## DE2_115_Project_Top
module DE2_115_Project_Top (
    input  wire        CLOCK_50,
    input  wire        RST,       
    input  wire [3:0]  KEY,       
    input  wire [17:0] SW,        
    output wire [7:0]  LCD_DATA,
    output wire        LCD_RS,
    output wire        LCD_RW,
    output wire        LCD_EN,
    output wire        LCD_ON,   
    output wire        LCD_BLON
);
    assign LCD_ON   = 1'b1;
    assign LCD_BLON = 1'b1;
    wire        cpu_lcd_start;
    wire [2:0]  cpu_lcd_opcode;
    wire [3:0]  cpu_lcd_reg_idx;
    wire [15:0] cpu_lcd_value;
    wire        lcd_is_busy;
    wire system_reset;          
    wire is_splash_screen;  
    wire is_shutdown_screen;  
    wire button_power = !KEY[0];
    wire button_send  = !KEY[1];
    module_mini_cpu cpu (
        .clk(CLOCK_50),
        .rst(RST),
        .button_power(button_power),
        .button_send(button_send),
        .switches(SW),
        .system_reset_out(system_reset),
        .show_splash_req(is_splash_screen),
        .force_blank_req(is_shutdown_screen),
        .lcd_start(cpu_lcd_start),
        .lcd_opcode(cpu_lcd_opcode),
        .lcd_reg_index(cpu_lcd_reg_idx),
        .lcd_value(cpu_lcd_value),
        .lcd_busy(lcd_is_busy)
    );
    lcd_controller display_ctrl (
        .clk(CLOCK_50),
        .rst(system_reset),         
        .start_update(cpu_lcd_start),
        .mode_splash(is_splash_screen),
        .mode_blank(is_shutdown_screen),
        .instruction_opcode(cpu_lcd_opcode),
        .register_index(cpu_lcd_reg_idx),
        .register_value(cpu_lcd_value),
        .busy_flag(lcd_is_busy),
        .lcd_data(LCD_DATA),
        .lcd_rs(LCD_RS),
        .lcd_rw(LCD_RW),
        .lcd_e(LCD_EN)
    );
endmodule
clock: 20.0 ns
lec_check: 0
cap_margin: 20
cell_pad_in_sites_detail_placement: 1
core_aspect_ratio: 0.95
core_margin: 9
core_utilization: 19
cts_cluster_diameter: 147
min_routing_layer: met1
setup_slack_margin: 4.05
slew_margin: 20
tns_end_percent: 70
run.sh (not shown) runs the stock make flow with config.mk's settings and CLKGATE_MAP_FILE=.
Edit:
- ABC_AREA: default -> 1
- CELL_PAD_IN_SITES_DETAIL_PLACEMENT: 1 -> default
- CORE_ASPECT_RATIO: 0.95 -> default
- CORE_MARGIN: 9 -> 2
- CORE_UTILIZATION: 19 -> 72
- CTS_CLUSTER_DIAMETER: 147 -> 245
- MIN_ROUTING_LAYER: met1 -> default
- SETUP_SLACK_MARGIN: 4.05 -> default
- TNS_END_PERCENT: 70 -> default
- clock period: 20.0 -> 6.85 ns (I/O delays scaled with it)
=>
- With this change the flow ran to the end with violations: setup timing
- first-iteration DRC count went up by 83%
- cell area went down by 1.7%
- die area went down by 75%
- total power went up to 3.0 times its value
- global-route usage went up by 29 points
Edit:
- ABC_AREA: 1 -> default
- CORE_UTILIZATION: 72 -> 40
- CTS_CLUSTER_DIAMETER: 245 -> default
- clock period: 6.85 -> 10.3 ns (I/O delays scaled with it)
Now the flow went through all stages and came out clean.
Cell area fell by 2.1%.
Critical path depth fell by 31.
Utilization fell by 38 points.
Setup slack is better by 1100 ps.
Edit:
- ABC_AREA: default -> 1
- CORE_UTILIZATION: 40 -> 72
- CTS_CLUSTER_DIAMETER: default -> 94
- PLACE_DENSITY_LB_ADDON: default -> 0.04
- SETUP_SLACK_MARGIN: default -> -0.58
- clock period: 10.3 -> 5.77 ns (I/O delays scaled with it)
This time the run finished but failed the layout checks on setup timing.
Total power increases by 90%.
Via count grows by 29%.
Setup slack loses 2200 ps.
Fmax rose by about 30%.
Hold slack degrades by 48 ps.
Critical path depth came out higher by 31.
Edit:
- CELL_PAD_IN_SITES_GLOBAL_PLACEMENT: default -> 2
- CORE_UTILIZATION: 72 -> 40
- CTS_CLUSTER_DIAMETER: 94 -> default
- CTS_CLUSTER_SIZE: default -> 51
- PLACE_DENSITY_LB_ADDON: 0.04 -> default
- SETUP_SLACK_MARGIN: -0.58 -> default
- SLEW_MARGIN: 20 -> 15
- TNS_END_PERCENT: default -> 40
- clock period: 5.77 -> 20.0 ns (I/O delays scaled with it)
With this change the flow went through all stages and came out clean.
Non-clock buffer count came out lower by 413.
Core utilization came out lower by 43 points.
Final area came out lower by a little under a tenth.
Area after synthesis stays the same.
Global-route usage came out lower by 17 points.

========
## v28
DE2_115_Project_Top again, from the RTL that the note above started with.
make LEC_CHECK=0 ABC_AREA=1 CAP_MARGIN=10 CELL_PAD_IN_SITES_DETAIL_PLACEMENT=2 CELL_PAD_IN_SITES_GLOBAL_PLACEMENT=1 CORE_ASPECT_RATIO=0.57 CORE_MARGIN=2 CORE_UTILIZATION=58 CTS_CLUSTER_DIAMETER=169 CTS_CLUSTER_SIZE=94 GPL_ROUTABILITY_DRIVEN=1 GPL_TIMING_DRIVEN=1 HOLD_SLACK_MARGIN=-0.01 MIN_ROUTING_LAYER=met2 PLACE_DENSITY_LB_ADDON=0.18 SLEW_MARGIN=0 TNS_END_PERCENT=55 finish   # period 5.76 ns
In the summary table, v28 is marked failed, with error DPL-0033 raised in 3_5_place_dp.
Inputs modified between v28 and v3:
==> flow/config.mk <==
export PLATFORM = sky130hd
export DESIGN_NAME = DE2_115_Project_Top
export DESIGN_NICKNAME = DE2_115_Project_Top
export VERILOG_FILES = /design/flow/design.v
export SDC_FILE = /design/flow/constraint.sdc
export NUM_CORES = 4
export LEC_CHECK = 0
export CAP_MARGIN = 20
export CELL_PAD_IN_SITES_GLOBAL_PLACEMENT = 0
export CORE_ASPECT_RATIO = 0.57
export CORE_MARGIN = 2
export CORE_UTILIZATION = 68
export CTS_CLUSTER_DIAMETER = 169
export GPL_ROUTABILITY_DRIVEN = 1
export SETUP_SLACK_MARGIN = 0.79
export SLEW_MARGIN = 0
==> flow/constraint.sdc <==
create_clock -name core_clock -period 2.85 [get_ports {CLOCK_50}]
set_input_delay 0.5700 -clock core_clock [delete_from_list [all_inputs] [get_ports {CLOCK_50}]]
set_output_delay 0.5700 -clock core_clock [all_outputs]
set_load 0.01 [all_outputs]
The log for v3 ends in 5_1_grt with error GRT-0232, so the run never completed.
Taking v28 as the reference, in v3 fraction of the yosys area taken by sequential cells decreased 0.54 points; synthesis area per yosys increased about 1.3%; synthesized area increased 490 um^2.
Compared with v28, v3 shows synthesized cell count lower by 23%.
The mux contribution to synthesized area of v3 exceeds that of v28 by 11 points.
v3: fraction of the mapped netlist area in compound gates 0.57 points below v28
### v3 -> v53
==> flow/config.mk <==
export PLATFORM = sky130hd
export DESIGN_NAME = DE2_115_Project_Top
export DESIGN_NICKNAME = DE2_115_Project_Top
export VERILOG_FILES = /design/flow/design.v
export SDC_FILE = /design/flow/constraint.sdc
export NUM_CORES = 4
export LEC_CHECK = 0
export CAP_MARGIN = 20
export CORE_MARGIN = 2
export CORE_UTILIZATION = 66
export SETUP_SLACK_MARGIN = 3.63
export SLEW_MARGIN = 20
==> flow/constraint.sdc <==
create_clock -name core_clock -period 13.6 [get_ports {CLOCK_50}]
set_input_delay 2.7200 -clock core_clock [delete_from_list [all_inputs] [get_ports {CLOCK_50}]]
set_output_delay 2.7200 -clock core_clock [all_outputs]
set_load 0.01 [all_outputs]
==> results <==
- v53 completed every stage of the flow, and the final layout passed the timing, design-rule and antenna checks.
- | total die area | higher: v53 |
- v53 vs. v3: fraction of the core area occupied by cells at floorplan went down; placement row count went up; routability-driven placement congestion ratio went down; gate count of the mapped netlist did not really move.
Here is what was changed in the inputs of v20 compared with v53.
-- flow/config.mk --
<<< v53, line 8
export CAP_MARGIN = 20
export CORE_MARGIN = 2
export CORE_UTILIZATION = 66
export SETUP_SLACK_MARGIN = 3.63
export SLEW_MARGIN = 20
>>> v20, line 8
export CAP_MARGIN = 20
export CORE_MARGIN = 2
export CORE_UTILIZATION = 72
export CTS_CLUSTER_DIAMETER = 94
export SLEW_MARGIN = 20
==> flow/constraint.sdc <==
create_clock -name core_clock -period 7.05 [get_ports {CLOCK_50}]
set_input_delay 1.4100 -clock core_clock [delete_from_list [all_inputs] [get_ports {CLOCK_50}]]
set_output_delay 1.4100 -clock core_clock [all_outputs]
set_load 0.01 [all_outputs]
Notes after the runs:
Completing all stages was not enough for v20: its layout failed the final checks because of negative setup slack. Compared to v53, v20 has routed wire length 21,000 um higher. Chip width came out lower on v20 than on v53. Routed metal-1 wire length (v20 over v53): decrease, about 5.5%. v20 against v53: post-placement cell area rose 5.7%; total power increased by 3200 uW relative to the old numbers.
No activity file was given, so power comes from the tool's default toggle rates.
